== main ==
## TCAM_TOP
module TCAM_TOP (
        input                   CLK
       ,input                   RESET
       ,input                   SEARCH
       ,input                   SETTING
       ,input   [DATA_BITS-1:0] KEY
       ,input   [IDWID-1:0]     SETTING_ID
       ,input   [MASKWID-1:0]   SETTING_MASKID
       ,input   [IDWID-1:0]     SETTING_PRIORITY
       ,output  [IDWID-1:0]     RULEID
       ,output                  SETTING_COMPLETE
       ,output                  SEARCH_COMPLETE
       ,output                  MISMATCH
       ,input                     DDR3_AVL_INIT
       ,input   [SDRAM_DATA-1:0]  DDR3_AVL_READDATA
       ,input                     DDR3_AVL_WAITREQUEST
       ,input                     DDR3_AVL_READDATAVALID
       ,output                    DDR3_AVL_READ
       ,output                    DDR3_AVL_WRITE
       ,output  [SDRAM_ADDR-1:0]  DDR3_AVL_ADDRESS
       ,output  [SDRAM_DATA-1:0]  DDR3_AVL_WRITEDATA
       ,output                    DDR3_AVL_BURSTCOUNT
       ,output                    DDR3_AVL_INITCOMPLETE
	);
make LEC_CHECK=0 ABC_AREA=1 CAP_MARGIN=20 CORE_MARGIN=2 CORE_UTILIZATION=56 GPL_ROUTABILITY_DRIVEN=1 MAX_ROUTING_LAYER=met4 SLEW_MARGIN=20 finish   # period 2.27 ns
run.sh (not shown) runs the stock make flow with config.mk's settings and CLKGATE_MAP_FILE=.
What the feature branch does differently from main at the input level:
Settings: CORE_UTILIZATION changed from 56 to 65; SETUP_SLACK_MARGIN newly set to 0.1; CORE_MARGIN changed from 2 to 10; the clock period (ns, I/O delays scaled along) changed from 2.27 to 3.49.
Findings:
Per the final summary, the feature branch finished and its layout is clean on timing, DRC and antenna. The feature branch: initial antenna violation count higher than main. Wire length the detailed router placed on met1, the feature branch and main: lower on the feature branch. Setup slack on the feature branch is up relative to main. Changes observed in the feature branch relative to main: period utilization went down 10 points, number of cells in the finished layout apart from fillers went down about 6%, clock tree cell share of total cell area went up 0.19 points, clock buffer count went down 12, count of cell instances traversed by the critical path went up 2. Final worst hold slack: the feature branch better than main.

Starting RTL as in the previous note.
make LEC_CHECK=0 CAP_MARGIN=20 CORE_MARGIN=2 CORE_UTILIZATION=40 SLEW_MARGIN=20 finish   # period 9.09 ns
The baseline completed with no timing, DRC or antenna violations.
Rerun with:
- CORE_UTILIZATION: 40 -> 66
- SETUP_SLACK_MARGIN: default -> 1.05
- clock period: 9.09 -> 4.21 ns (I/O delays scaled with it)
After rerunning: The new run passed the timing, DRC and antenna checks. Combinational power went up by well over a third. Routed wire length went down by a few percent. Sequential cell count stays the same. Final cell count went down by roughly a tenth. Setup slack is worse by 2.7 ns. Total power went up by well over a third. Area after synthesis is unchanged. Clock skew went down by 0.024 ns. Count of clock-buffer cells in the layout went down by 47.

TCAM_TOP again, from the RTL that the note above started with.
Settings: LEC_CHECK=0, ABC_AREA=0, CAP_MARGIN=20, CELL_PAD_IN_SITES_DETAIL_PLACEMENT=2, CELL_PAD_IN_SITES_GLOBAL_PLACEMENT=2, CORE_MARGIN=10, CORE_UTILIZATION=65, CTS_CLUSTER_DIAMETER=307, CTS_CLUSTER_SIZE=48, GPL_ROUTABILITY_DRIVEN=1, GPL_TIMING_DRIVEN=0, MAX_ROUTING_LAYER=met5, MIN_ROUTING_LAYER=met2, PLACE_DENSITY=0.49, SETUP_SLACK_MARGIN=0.1, SLEW_MARGIN=20; clock period 4.66 ns.
The starting point failed in 3_5_place_dp.
Rerun with:
Settings changed: CELL_PAD_IN_SITES_DETAIL_PLACEMENT 2 to not set, CELL_PAD_IN_SITES_GLOBAL_PLACEMENT 2 to not set, CORE_MARGIN 10 to 2, CORE_UTILIZATION 65 to 70, CTS_CLUSTER_DIAMETER 307 to not set, CTS_CLUSTER_SIZE 48 to not set, GPL_TIMING_DRIVEN 0 to not set, MAX_ROUTING_LAYER met5 to met4, MIN_ROUTING_LAYER met2 to not set, PLACE_DENSITY 0.49 to not set, SETUP_SLACK_MARGIN 0.1 to 0.61.
Clock period 4.66 ns to 3.12 ns, I/O delays scaled along.
This time the run finished with timing, DRC and antenna clean.
Die area drops by about 14%.
Synthesized area does not change.
Synthesized cell count does not change.
Rerun with:
Settings changed: ABC_AREA 0 to 1, CORE_UTILIZATION 70 to 72, CTS_CLUSTER_DIAMETER set to 119, CTS_CLUSTER_SIZE set to 10, GPL_ROUTABILITY_DRIVEN 1 to not set, MAX_ROUTING_LAYER met4 to not set, SETUP_SLACK_MARGIN 0.61 to 0.89.
Combinational power is lower by a few percent.
Final cell count rises by about a fifth.
Synthesized area shrinks slightly.
Worst setup slack improves by 0.14 ns.
Rerun with:
Settings changed: ABC_AREA 1 to 0, CTS_CLUSTER_DIAMETER 119 to not set, CTS_CLUSTER_SIZE 10 to 22, GPL_ROUTABILITY_DRIVEN set to 1, MAX_ROUTING_LAYER set to met4, SETUP_SLACK_MARGIN 0.89 to 0.93.
The changed run passed the timing, DRC and antenna checks.
Synthesized cell count goes down by 23%.
Hold slack improved by 0.045 ns.
Wire length goes down by about 8%.
Cell area goes up by 1.9%.

TCAM_TOP again, from the RTL that the note above started with.
// TCAM_TOP
module TCAM_TOP (
        input                   CLK
       ,input                   RESET
       ,input                   SEARCH
       ,input                   SETTING
       ,input   [DATA_BITS-1:0] KEY
       ,input   [IDWID-1:0]     SETTING_ID
       ,input   [MASKWID-1:0]   SETTING_MASKID
       ,input   [IDWID-1:0]     SETTING_PRIORITY
       ,output  [IDWID-1:0]     RULEID
       ,output                  SETTING_COMPLETE
       ,output                  SEARCH_COMPLETE
       ,output                  MISMATCH
       ,input                     DDR3_AVL_INIT
       ,input   [SDRAM_DATA-1:0]  DDR3_AVL_READDATA
       ,input                     DDR3_AVL_WAITREQUEST
       ,input                     DDR3_AVL_READDATAVALID
       ,output                    DDR3_AVL_READ
       ,output                    DDR3_AVL_WRITE
       ,output  [SDRAM_ADDR-1:0]  DDR3_AVL_ADDRESS
       ,output  [SDRAM_DATA-1:0]  DDR3_AVL_WRITEDATA
       ,output                    DDR3_AVL_BURSTCOUNT
       ,output                    DDR3_AVL_INITCOMPLETE
	);
clock: 3.12 ns
lec_check: 0
abc_area: 0
cap_margin: 35
core_margin: 2
core_utilization: 72
cts_cluster_diameter: 100
cts_cluster_size: 22
gpl_routability_driven: 1
max_routing_layer: met5
place_density: 0.41
setup_slack_margin: 0.93
slew_margin: 20
The starting point completed without violations.
Rerun with:
TNS_END_PERCENT = 55   (was not set)
=>
- die size stays the same
- synthesized area stays the same
- power stays flat
- global-route usage hardly moves
- via count hardly moves
Rerun with:
ABC_AREA = not set   (was 0)
CTS_CLUSTER_DIAMETER = 55   (was 100)
CTS_CLUSTER_SIZE = 17   (was 22)
GPL_ROUTABILITY_DRIVEN = not set   (was 1)
MAX_ROUTING_LAYER = not set   (was met5)
TNS_END_PERCENT = not set   (was 55)
=>
- non-clock buffer count grows by 8
- cell area grows by 1.2%
- global-route usage grows by 0.51 points
- wire length grows by 2.2%
- first-iteration DRC count grows by 0.98%
- worst hold slack got worse by 0.010 ns
- synthesized cell count stays the same

TCAM_TOP again, from the RTL that the note above started with.
Settings: LEC_CHECK=0, ABC_AREA=1, CAP_MARGIN=20, CELL_PAD_IN_SITES_DETAIL_PLACEMENT=1, CORE_MARGIN=10, CORE_UTILIZATION=62, CTS_CLUSTER_SIZE=93, MAX_ROUTING_LAYER=met4, MIN_ROUTING_LAYER=met1, PLACE_DENSITY_LB_ADDON=0.11, SETUP_SLACK_MARGIN=-0.25, SLEW_MARGIN=25; clock period 4.8 ns.
The starting point failed in global routing (5_1_grt) (ODB-0269).
Edit:
Settings changed: ABC_AREA 1 to unset, CELL_PAD_IN_SITES_DETAIL_PLACEMENT 1 to unset, CORE_MARGIN 10 to 2, CORE_UTILIZATION 62 to 40, CTS_CLUSTER_SIZE 93 to unset, MAX_ROUTING_LAYER met4 to unset, MIN_ROUTING_LAYER met1 to unset, PLACE_DENSITY_LB_ADDON 0.11 to unset, SETUP_SLACK_MARGIN -0.25 to unset, SLEW_MARGIN 25 to 20.
Clock period 4.8 ns to 5.62 ns, I/O delays scaled along.
Effect:
- Now the flow passed the timing, DRC and antenna checks
- area after synthesis rose by 1.1%
- synthesized cell count is lower by 23%
- die size rises by 45%
Edit:
Settings changed: CORE_UTILIZATION 40 to 67, CTS_CLUSTER_DIAMETER set to 204.
Clock period 5.62 ns to 6.75 ns, I/O delays scaled along.
=>
- non-clock buffer count rises by 5
- cell area shrinks by 2.1%
- die area falls by 40%
- via count came out higher by 2.0%
- final cell count is lower by 13%
- register-to-register slack is better by 1.2 ns
- power is lower by 19%
- hold slack improved by 0.041 ns
- routed wire length decreases by 6.3%
- critical path depth is unchanged

TCAM_TOP again, from the RTL that the note above started with.
export LEC_CHECK = 0
export CAP_MARGIN = 30
export CELL_PAD_IN_SITES_DETAIL_PLACEMENT = 1
export CELL_PAD_IN_SITES_GLOBAL_PLACEMENT = 0
export CORE_MARGIN = 2
export CORE_UTILIZATION = 60
export CTS_CLUSTER_SIZE = 98
export PLACE_DENSITY_LB_ADDON = 0.07
export SLEW_MARGIN = 20
create_clock -name core_clock -period 9.67 [get_ports {CLK}]
The baseline went through all stages and came out clean.
Then changed:
CAP_MARGIN = 20   (was 30)
CELL_PAD_IN_SITES_DETAIL_PLACEMENT = default   (was 1)
CELL_PAD_IN_SITES_GLOBAL_PLACEMENT = default   (was 0)
CORE_UTILIZATION = 40   (was 60)
CTS_CLUSTER_SIZE = default   (was 98)
PLACE_DENSITY_LB_ADDON = default   (was 0.07)
clock period = 10.0 ns   (was 9.67 ns; I/O delays follow)
Global-route usage shrinks by 17 points.
Count of clock-buffer cells in the layout grows by 17.
Utilization shrinks by 23 points.
Cell area grows by 1.5%.
Then changed:
CORE_UTILIZATION = 70   (was 40)
SETUP_SLACK_MARGIN = 1.42   (was default)
clock period = 5.35 ns   (was 10.0 ns; I/O delays follow)
- The changed run completed with no timing, DRC or antenna violations
- setup slack gets worse by 2.8 ns
- design area shrinks by 1.9%
- hold slack gets better by 0.032 ns
- power grows by 81%
- area after synthesis does not change
- sequential share of layout area grows by 1.2 points
- clock power grows by 72%
- global-route usage grows by 13 points
- core utilization grows by 35 points
Then changed:
CORE_UTILIZATION = 27   (was 70)
SETUP_SLACK_MARGIN = default   (was 1.42)
clock period = 13.1 ns   (was 5.35 ns; I/O delays follow)
Result: The changed run completed with no timing, DRC or antenna violations; synthesized area does not change; setup slack improved by 4.5 ns; critical path depth goes up by 1.
Then changed:
CORE_UTILIZATION = 63   (was 27)
clock period = 5.62 ns   (was 13.1 ns; I/O delays follow)
First-iteration DRC count climbs by 28%.
Die size is lower by 57%.
Worst hold slack is worse by 0.0037 ns.
Clock skew went down by 0.037 ns.
Clock power grows by 110%.
Area after synthesis does not change.
Final cell count drops by 23%.
Combinational power increases by 130%.
Sequential share of layout area grows by 2.5 points.

Starting RTL as in the previous note.
## TCAM_TOP
module TCAM_TOP (
        input                   CLK
       ,input                   RESET
       ,input                   SEARCH
       ,input                   SETTING
       ,input   [DATA_BITS-1:0] KEY
       ,input   [IDWID-1:0]     SETTING_ID
       ,input   [MASKWID-1:0]   SETTING_MASKID
       ,input   [IDWID-1:0]     SETTING_PRIORITY
       ,output  [IDWID-1:0]     RULEID
       ,output                  SETTING_COMPLETE
       ,output                  SEARCH_COMPLETE
       ,output                  MISMATCH
       ,input                     DDR3_AVL_INIT
       ,input   [SDRAM_DATA-1:0]  DDR3_AVL_READDATA
       ,input                     DDR3_AVL_WAITREQUEST
       ,input                     DDR3_AVL_READDATAVALID
       ,output                    DDR3_AVL_READ
       ,output                    DDR3_AVL_WRITE
       ,output  [SDRAM_ADDR-1:0]  DDR3_AVL_ADDRESS
       ,output  [SDRAM_DATA-1:0]  DDR3_AVL_WRITEDATA
       ,output                    DDR3_AVL_BURSTCOUNT
       ,output                    DDR3_AVL_INITCOMPLETE
	);
Settings: LEC_CHECK=0, CAP_MARGIN=35, CORE_MARGIN=2, CORE_UTILIZATION=72, CTS_CLUSTER_DIAMETER=54, CTS_CLUSTER_SIZE=17, PLACE_DENSITY=0.42, SETUP_SLACK_MARGIN=0.93, SLEW_MARGIN=15; clock period 3.12 ns.
The baseline finished clean.
Rerun with:
- CAP_MARGIN: 35 -> 5
- CTS_CLUSTER_DIAMETER: 54 -> not set
- PLACE_DENSITY: 0.42 -> not set
What happened:
- The new run passed the timing, DRC and antenna checks
- final area climbs by 3.0%
- via count goes up by 2.7%
- non-clock buffer count grows by 1
- power is higher by 14%
- worst setup slack gets worse by 0.045 ns
- global-route usage goes up by 1.9 points

Setup of v15:
Starting RTL as in the previous note.
==> flow/design.v (excerpt) <==
module TCAM_TOP (
        input                   CLK
       ,input                   RESET
       ,input                   SEARCH
       ,input                   SETTING
       ,input   [DATA_BITS-1:0] KEY
       ,input   [IDWID-1:0]     SETTING_ID
       ,input   [MASKWID-1:0]   SETTING_MASKID
       ,input   [IDWID-1:0]     SETTING_PRIORITY
       ,output  [IDWID-1:0]     RULEID
       ,output                  SETTING_COMPLETE
       ,output                  SEARCH_COMPLETE
       ,output                  MISMATCH
       ,input                     DDR3_AVL_INIT
       ,input   [SDRAM_DATA-1:0]  DDR3_AVL_READDATA
       ,input                     DDR3_AVL_WAITREQUEST
       ,input                     DDR3_AVL_READDATAVALID
       ,output                    DDR3_AVL_READ
       ,output                    DDR3_AVL_WRITE
       ,output  [SDRAM_ADDR-1:0]  DDR3_AVL_ADDRESS
       ,output  [SDRAM_DATA-1:0]  DDR3_AVL_WRITEDATA
       ,output                    DDR3_AVL_BURSTCOUNT
       ,output                    DDR3_AVL_INITCOMPLETE
	);
make LEC_CHECK=0 ABC_AREA=0 CAP_MARGIN=20 CELL_PAD_IN_SITES_DETAIL_PLACEMENT=2 CORE_MARGIN=10 CORE_UTILIZATION=65 CTS_CLUSTER_DIAMETER=307 CTS_CLUSTER_SIZE=48 GPL_ROUTABILITY_DRIVEN=0 GPL_TIMING_DRIVEN=0 MAX_ROUTING_LAYER=met5 MIN_ROUTING_LAYER=met2 PLACE_DENSITY=0.49 SETUP_SLACK_MARGIN=0.1 SLEW_MARGIN=20 finish   # period 4.66 ns
v15 is listed as incomplete: the tool reported an error in detailed placement and the run ended there.
## Diff of input files: v26 against v15
Settings: an added CELL_PAD_IN_SITES_GLOBAL_PLACEMENT of 2; a change of MIN_ROUTING_LAYER from met2 to met1.
Findings:
As far as synthesized-area fraction occupied by xor and xnor cells goes, v15 and v26 are indistinguishable; the numbers are identical. Number of synthesized register bits came out exactly the same in v15 and v26. As far as total I/O pin count goes, v26 and v15 are indistinguishable; the numbers are identical. Of v15 and v26, not a single run came through the flow clean. v15 did not run to completion, as it errored out during detailed placement. v26 never completed; the flow aborted with a tool error in detailed placement. Diff v15..v26 | count of different cell masters after synthesis | unchanged. Diff v15 -> v26: area enclosed by the die boundary did not really move; horizontal die dimension stayed essentially flat; post-synth area from yosys stat level; post-synth design cell area barely changed. Synthesized cell count: v26 vs v15 identical. v15 and v26 ended up with nearly the same cell total in the yosys stat output.
### v26 -> v23
Settings: a deleted PLACE_DENSITY that had been 0.49; a change of CORE_MARGIN from 10 to 2; a deleted GPL_TIMING_DRIVEN that had been 0; a deleted CELL_PAD_IN_SITES_DETAIL_PLACEMENT that had been 2; a deleted MAX_ROUTING_LAYER that had been met5; a deleted CELL_PAD_IN_SITES_GLOBAL_PLACEMENT that had been 2; a change of CORE_UTILIZATION from 65 to 70; a deleted ABC_AREA that had been 0; a deleted CTS_CLUSTER_DIAMETER that had been 307; a deleted CTS_CLUSTER_SIZE that had been 48; a deleted GPL_ROUTABILITY_DRIVEN that had been 0; a change of SETUP_SLACK_MARGIN from 0.1 to 0.72; a deleted MIN_ROUTING_LAYER that had been met1; a change of the clock period (ns, I/O delays scaled along) from 4.66 to 3.12.
Findings:
Status(v26) = ERROR, stage = detailed placement
Every stage of the flow completed for v23, and the final layout passed the timing, DRC and antenna checks.
Diff v23..v26 | total I/O pin count | unchanged
v26 → v23: horizontal die size lower; flop and latch count out of synthesis roughly the same; mux share of post-synthesis cell area roughly the same.
Synthesized cell count: v23 vs v26 identical
v23 vs v26 — count of input and output buffers rose 2.
Note that the height of the chip recorded for v23 amounts to 0.927 times the value seen in v26.
v23 against v26; core outline area is down by a few percent.
v23 improves on v26 in die size.
Power is estimated from default activity; no workload was simulated.
